Setup of garnet:
// Classic_Pong_Top
module Classic_Pong_Top (
    input clk_i,
    input rst_i,
    input UART_RX_i,
    input sw1_i,
    input sw2_i,
    input sw3_i,
    input sw4_i,
    output VGA_Hsync_o,
    output VGA_Vsync_o,
    output VGA_Red_0_o,
    output VGA_Red_1_o,
    output VGA_Red_2_o,
    output VGA_Grn_0_o,
    output VGA_Grn_1_o,
    output VGA_Grn_2_o,
    output VGA_Blu_0_o,
    output VGA_Blu_1_o,
    output VGA_Blu_2_o
);
clock: 5.95 ns
lec_check: 0
cap_margin: 30
cell_pad_in_sites_global_placement: 0
core_margin: 6
core_utilization: 68
hold_slack_margin: 0.07
min_routing_layer: met1
place_density_lb_addon: 0.11
slew_margin: 20
tns_end_percent: 70
run.sh (not shown) runs the stock make flow with config.mk's settings and CLKGATE_MAP_FILE=.
Relative to garnet, the following input files were edited for nickel:
# garnet
export LEC_CHECK = 0
export CAP_MARGIN = 30
export CELL_PAD_IN_SITES_GLOBAL_PLACEMENT = 0
export CORE_MARGIN = 6
export CORE_UTILIZATION = 68
export HOLD_SLACK_MARGIN = 0.07
export MIN_ROUTING_LAYER = met1
export PLACE_DENSITY_LB_ADDON = 0.11
export SLEW_MARGIN = 20
export TNS_END_PERCENT = 70
create_clock -name core_clock -period 5.95 [get_ports {clk_i}]
# nickel
export LEC_CHECK = 0
export ABC_AREA = 1
export CAP_MARGIN = 20
export CORE_MARGIN = 2
export CORE_UTILIZATION = 72
export SLEW_MARGIN = 20
create_clock -name core_clock -period 5.45 [get_ports {clk_i}]
Results
- In nickel, the aggregate routed wire length came out 26% above the value in garnet.
- nickel vs. garnet: setup slack rose by 0.084 ns; via count rose by 3,707; portion of total power attributed to combinational logic rose by 0.3 points.
- Aoi/oai-family share of the synthesized area, garnet and nickel: lower on garnet
- The higher portion of the layout cell area used by clock cells of garnet and nickel is in garnet.
- Number of logic stages on the critical path including buffering: nickel vs garnet up 4
- As far as post-cts repair resize count goes, nickel and garnet are indistinguishable; the numbers are identical.
- DRC violation count after routing: garnet vs nickel identical
- Maximum frequency from static timing analysis (garnet / nickel): 0.840
## Diff of input files: onyx against nickel
# nickel
export LEC_CHECK = 0
export ABC_AREA = 1
export CAP_MARGIN = 20
export CORE_MARGIN = 2
export CORE_UTILIZATION = 72
export SLEW_MARGIN = 20
create_clock -name core_clock -period 5.45 [get_ports {clk_i}]
# onyx
export LEC_CHECK = 0
export CAP_MARGIN = 20
export CORE_MARGIN = 2
export CORE_UTILIZATION = 72
export PLACE_DENSITY = 0.6
export SLEW_MARGIN = 20
create_clock -name core_clock -period 8.82 [get_ports {clk_i}]
==> comparison <==
Cmp onyx vs nickel: power lower in onyx
Of nickel and onyx, onyx shows the higher number of different library cells in the post-synthesis netlist, with nickel below it.
Re number of nets in the layout: nickel and onyx aren't equal, and the lower value belongs to onyx.
Layout-stage area growth over the synthesis result: onyx higher than nickel
Synthesized-area fraction occupied by adder cells: onyx > nickel
On total iterations of the first detailed-routing run, the lower figure sits with onyx, not nickel.
Relative to onyx, the following input files were edited for juniper:
# onyx
export LEC_CHECK = 0
export CAP_MARGIN = 20
export CORE_MARGIN = 2
export CORE_UTILIZATION = 72
export PLACE_DENSITY = 0.6
export SLEW_MARGIN = 20
create_clock -name core_clock -period 8.82 [get_ports {clk_i}]
# juniper
export LEC_CHECK = 0
export ABC_AREA = 1
export CAP_MARGIN = 20
export CORE_MARGIN = 2
export CORE_UTILIZATION = 72
export PLACE_DENSITY_LB_ADDON = 0.08
export SLEW_MARGIN = 20
create_clock -name core_clock -period 5.31 [get_ports {clk_i}]
### Flow results
- onyx → juniper: setup clock skew after layout lost 0.0069 ns; maximum frequency picked up an extra 50 MHz.
- onyx → juniper: number of tap cells added at floorplan up 44; share of synthesized area spent on multiplexers down 1.5 points; met3 demand-to-capacity share in global routing flat.

========
Starting RTL as in the previous note.
clock: 12.2 ns
lec_check: 0
abc_area: 1
cap_margin: 15
core_margin: 2
core_utilization: 70
cts_cluster_diameter: 285
place_density_lb_addon: 0.01
setup_slack_margin: 3.44
slew_margin: 20
==> next run, changes <==
==> flow/config.mk (replaced) <==
export PLATFORM = sky130hd
export DESIGN_NAME = Classic_Pong_Top
export DESIGN_NICKNAME = Classic_Pong_Top
export VERILOG_FILES = /design/flow/design.v
export SDC_FILE = /design/flow/constraint.sdc
export NUM_CORES = 4
export LEC_CHECK = 0
export CAP_MARGIN = 20
export CORE_MARGIN = 2
export CORE_UTILIZATION = 40
export PLACE_DENSITY = 0.6
export SLEW_MARGIN = 20
==> flow/constraint.sdc (replaced) <==
create_clock -name core_clock -period 9.56 [get_ports {clk_i}]
set_input_delay 1.9120 -clock core_clock [delete_from_list [all_inputs] [get_ports {clk_i}]]
set_output_delay 1.9120 -clock core_clock [all_outputs]
set_load 0.01 [all_outputs]
After rerunning:
- die size is higher by 55%
- worst setup slack gets worse by 2300 ps
- final cell count goes down by 17%
- power rose by 26%
- via count decreases by 25%
- worst hold slack gains 28 ps
- synthesized area drops by 10%
- register-to-register slack degrades by 2900 ps
==> next run, changes <==
--- a/flow/config.mk
+++ b/flow/config.mk
@@ -9,3 +9,3 @@
 export CORE_MARGIN = 2
-export CORE_UTILIZATION = 40
+export CORE_UTILIZATION = 19
 export PLACE_DENSITY = 0.6
==> flow/constraint.sdc (replaced) <==
create_clock -name core_clock -period 45.5 [get_ports {clk_i}]
set_input_delay 9.1000 -clock core_clock [delete_from_list [all_inputs] [get_ports {clk_i}]]
set_output_delay 9.1000 -clock core_clock [all_outputs]
set_load 0.01 [all_outputs]
What happened:
- The new run ran to the end with no violations
- worst setup slack improves by 29000 ps
- routed wire length rises slightly
- hold slack degrades by 21 ps
- synthesized cell count is unchanged
- total power falls by well over a third
- clock skew rises by 16 ps
- die size rises by well over a third
==> next run, changes <==
--- a/flow/config.mk
+++ b/flow/config.mk
@@ -9,4 +9,6 @@
 export CORE_MARGIN = 2
-export CORE_UTILIZATION = 19
+export CORE_UTILIZATION = 72
+export CTS_CLUSTER_SIZE = 100
 export PLACE_DENSITY = 0.6
 export SLEW_MARGIN = 20
+export TNS_END_PERCENT = 5
==> flow/constraint.sdc (replaced) <==
create_clock -name core_clock -period 17.7 [get_ports {clk_i}]
set_input_delay 3.5400 -clock core_clock [delete_from_list [all_inputs] [get_ports {clk_i}]]
set_output_delay 3.5400 -clock core_clock [all_outputs]
set_load 0.01 [all_outputs]
Result: The new run went through all stages and came out clean; routed wire length shrinks by 0.66%; non-clock buffer count shrinks by 1; design area shrinks by 6.9%; total power grows by 130%; synthesized cell count does not change; hold slack improves by 17 ps; setup slack degrades by 22000 ps; count of clock-buffer cells in the layout shrinks by 7; flip-flop count stays the same.
==> next run, changes <==
--- a/flow/config.mk
+++ b/flow/config.mk
@@ -9,6 +9,4 @@
 export CORE_MARGIN = 2
-export CORE_UTILIZATION = 72
-export CTS_CLUSTER_SIZE = 100
+export CORE_UTILIZATION = 40
 export PLACE_DENSITY = 0.6
 export SLEW_MARGIN = 20
-export TNS_END_PERCENT = 5
==> flow/constraint.sdc (replaced) <==
create_clock -name core_clock -period 12.1 [get_ports {clk_i}]
set_input_delay 2.4200 -clock core_clock [delete_from_list [all_inputs] [get_ports {clk_i}]]
set_output_delay 2.4200 -clock core_clock [all_outputs]
set_load 0.01 [all_outputs]
Sequential cell count does not change.
Via count falls by about 2.4%.
Worst setup slack gets worse by 4300 ps.
Cell area rises by 2.5%.
Synthesized cell count is unchanged.
Critical path depth falls by 5.
==> next run, changes <==
==> flow/constraint.sdc (replaced) <==
create_clock -name core_clock -period 40.0 [get_ports {clk_i}]
set_input_delay 8.0000 -clock core_clock [delete_from_list [all_inputs] [get_ports {clk_i}]]
set_output_delay 8.0000 -clock core_clock [all_outputs]
set_load 0.01 [all_outputs]
Result: Clock power went down by 68%; core utilization went up by 0.21 points; final area went up by 0.46%; non-clock buffer count stays the same; routed wire length hardly moves.

========
Classic_Pong_Top again, from the RTL that the note above started with.
export LEC_CHECK = 0
export CAP_MARGIN = 15
export CORE_MARGIN = 2
export CORE_UTILIZATION = 72
export CTS_CLUSTER_DIAMETER = 363
export CTS_CLUSTER_SIZE = 25
export PLACE_DENSITY_LB_ADDON = 0.0
export SETUP_SLACK_MARGIN = 4.37
export SLEW_MARGIN = 20
create_clock -name core_clock -period 14.7 [get_ports {clk_i}]
Then changed:
CAP_MARGIN = 20   (was 15)
CTS_CLUSTER_DIAMETER = default   (was 363)
CTS_CLUSTER_SIZE = default   (was 25)
PLACE_DENSITY_LB_ADDON = 0.01   (was 0.0)
SETUP_SLACK_MARGIN = 1.57   (was 4.37)
clock period = 5.31 ns   (was 14.7 ns; I/O delays follow)
Global-route usage grows by 1.3 points.
Non-clock buffer count grows by 2.
Design area grows by about 4.5%.
First-iteration DRC count grows by 27%.
Worst setup slack loses 8.1 ns.
Core utilization grows by 3.5 points.
Count of clock-buffer cells in the layout grows by 31.
Routed wire length grows by 5.4%.
Via count grows by 3.1%.
Then changed:
ABC_AREA = 1   (was default)
CTS_CLUSTER_SIZE = 15   (was default)
GPL_ROUTABILITY_DRIVEN = 0   (was default)
SETUP_SLACK_MARGIN = -0.14   (was 1.57)
Outcome: The changed run went through all stages and came out clean. Hold slack degrades by 0.012 ns. Global-route usage climbs by 3.4 points. Worst setup slack improved by 0.56 ns. Core utilization drops by 0.94 points. Total power decreases by 2.8%.
Then changed:
CTS_CLUSTER_DIAMETER = 364   (was default)
GPL_TIMING_DRIVEN = 0   (was default)
PLACE_DENSITY_LB_ADDON = 0.02   (was 0.01)
SETUP_SLACK_MARGIN = default   (was -0.14)
The new run ran to the end with no violations; maximum frequency is lower by about 9%; area after synthesis does not change; routed wire length climbs by about 4.3%; critical path depth is unchanged; power is lower by about 13%; flip-flop count does not change; die size stays the same; non-clock buffer count came out higher by 49; worst setup slack loses 0.30 ns; cell area goes down by about 1%.
Then changed:
CTS_CLUSTER_DIAMETER = default   (was 364)
CTS_CLUSTER_SIZE = 72   (was 15)
GPL_ROUTABILITY_DRIVEN = default   (was 0)
GPL_TIMING_DRIVEN = default   (was 0)
PLACE_DENSITY = 0.38   (was default)
PLACE_DENSITY_LB_ADDON = default   (was 0.02)
SETUP_SLACK_MARGIN = -0.14   (was default)
After rerunning: Design area is higher by about 1.1%. Clock skew is about the same. Hold slack got worse by 0.0055 ns. Sequential power hardly moves. Total power rises by 16%. Non-clock buffer count is lower by 48. Via count shrinks by about 1.4%.
Power and IR drop assume default switching activity.
